## layer
module layer #(
    parameter DATA_WIDTH = 8,                  
    parameter INPUT_SIZE = 28,                  
    parameter KERNEL_SIZE = 3,                
    parameter POOL_SIZE = 2,                    
    parameter STRIDE = 1,                          
    parameter ACTIVATION_TYPE = 1'b1,        
    parameter POOL_TYPE = 1'b1                     
)(
    input clk, global_rst, ce,
    input [DATA_WIDTH-1:0] myInput,
    input [KERNEL_SIZE*KERNEL_SIZE*DATA_WIDTH-1:0] weight,
    input [DATA_WIDTH-1:0] bias,
    output [DATA_WIDTH-1:0] data_out,
    output valid_op, 
    output end_op
);
Size: roughly 4100 cells after synthesis, about 100 I/O pins, ~0.038 sq mm of cells after synthesis.
Settings: LEC_CHECK=0, ABC_AREA=0, CAP_MARGIN=20, CELL_PAD_IN_SITES_DETAIL_PLACEMENT=0, CELL_PAD_IN_SITES_GLOBAL_PLACEMENT=0, CORE_MARGIN=2, CORE_UTILIZATION=71, CTS_CLUSTER_SIZE=36, GPL_TIMING_DRIVEN=1, MAX_ROUTING_LAYER=met5, MIN_ROUTING_LAYER=met1, PLACE_DENSITY_LB_ADDON=0.28, SLEW_MARGIN=20; clock period 3.28 ns.
run.sh (not shown) runs the stock make flow with config.mk's settings and CLKGATE_MAP_FILE=.
The baseline finished but failed the layout checks on setup timing.
Rerun with:
- PLACE_DENSITY: unset -> 0.65
- PLACE_DENSITY_LB_ADDON: 0.28 -> unset
- SETUP_SLACK_MARGIN: unset -> 0.13
- clock period: 3.28 -> 2.49 ns (I/O delays scaled with it)
The new run ran to the end with violations: setup timing. Setup slack loses 0.42 ns. Via count came out lower by 2.9%. Final cell count goes up by 1.6%. Sequential share of layout area falls by 0.56 points. Design area came out higher by 2.0%. Die size does not change. Synthesized area is unchanged. Global-route usage rises by 0.20 points. Combinational power climbs by 21%. Routed wire length drops by 6.1%.
Rerun with:
- CELL_PAD_IN_SITES_GLOBAL_PLACEMENT: 0 -> 2
- CORE_UTILIZATION: 71 -> 21
- PLACE_DENSITY: 0.65 -> unset
- PLACE_DENSITY_LB_ADDON: unset -> 0.28
- SETUP_SLACK_MARGIN: 0.13 -> 0.68
- SLEW_MARGIN: 20 -> 15
- clock period: 2.49 -> 5.5 ns (I/O delays scaled with it)
Outcome:
- The changed run completed with no timing, DRC or antenna violations
- clock power fell by 47%
- die area rose to 3.3 times its value
- register-to-register slack gains 2.9 ns
- worst setup slack gains 2.3 ns

* * *

== the baseline ==
layer again, from the RTL that the note above started with.
## layer
module layer #(
    parameter DATA_WIDTH = 8,                  
    parameter INPUT_SIZE = 28,                  
    parameter KERNEL_SIZE = 3,                
    parameter POOL_SIZE = 2,                    
    parameter STRIDE = 1,                          
    parameter ACTIVATION_TYPE = 1'b1,        
    parameter POOL_TYPE = 1'b1                     
)(
    input clk, global_rst, ce,
    input [DATA_WIDTH-1:0] myInput,
    input [KERNEL_SIZE*KERNEL_SIZE*DATA_WIDTH-1:0] weight,
    input [DATA_WIDTH-1:0] bias,
    output [DATA_WIDTH-1:0] data_out,
    output valid_op, 
    output end_op
);
make LEC_CHECK=0 ABC_AREA=0 CAP_MARGIN=20 CELL_PAD_IN_SITES_GLOBAL_PLACEMENT=2 CORE_MARGIN=2 CORE_UTILIZATION=52 CTS_CLUSTER_SIZE=26 GPL_ROUTABILITY_DRIVEN=0 GPL_TIMING_DRIVEN=0 MAX_ROUTING_LAYER=met4 MIN_ROUTING_LAYER=met2 SETUP_SLACK_MARGIN=0.26 SLEW_MARGIN=20 finish   # period 3.41 ns
To summarise the baseline: no stage aborted, but the layout did not pass its checks, failing on negative setup slack.
Changes in the candidate relative to the baseline:
-- flow/config.mk --
<<< the baseline, line 12
export CORE_UTILIZATION = 52
export CTS_CLUSTER_SIZE = 26
export GPL_ROUTABILITY_DRIVEN = 0
export GPL_TIMING_DRIVEN = 0
export MAX_ROUTING_LAYER = met4
export MIN_ROUTING_LAYER = met2
export SETUP_SLACK_MARGIN = 0.26
export SLEW_MARGIN = 20
>>> the candidate, line 12
export CORE_UTILIZATION = 52
export CTS_CLUSTER_SIZE = 100
export MAX_ROUTING_LAYER = met4
export SLEW_MARGIN = 20
==> flow/constraint.sdc <==
create_clock -name core_clock -period 5.0 [get_ports {clk}]
set_input_delay 1.0000 -clock core_clock [delete_from_list [all_inputs] [get_ports {clk}]]
set_output_delay 1.0000 -clock core_clock [all_outputs]
set_load 0.01 [all_outputs]
## What came out
The candidate reached the final stage; the timing, DRC and antenna checks on its layout passed.
Lower worst path setup slack after routing among the candidate and the baseline: the baseline
The candidate: combined area of the multi-input logic cells 6.4% below the baseline
The lower cell total after placement of the candidate and the baseline is in the candidate.
There was hardly any difference in worst-case clock skew between the candidate and the baseline.
Power is estimated from default activity; no workload was simulated.
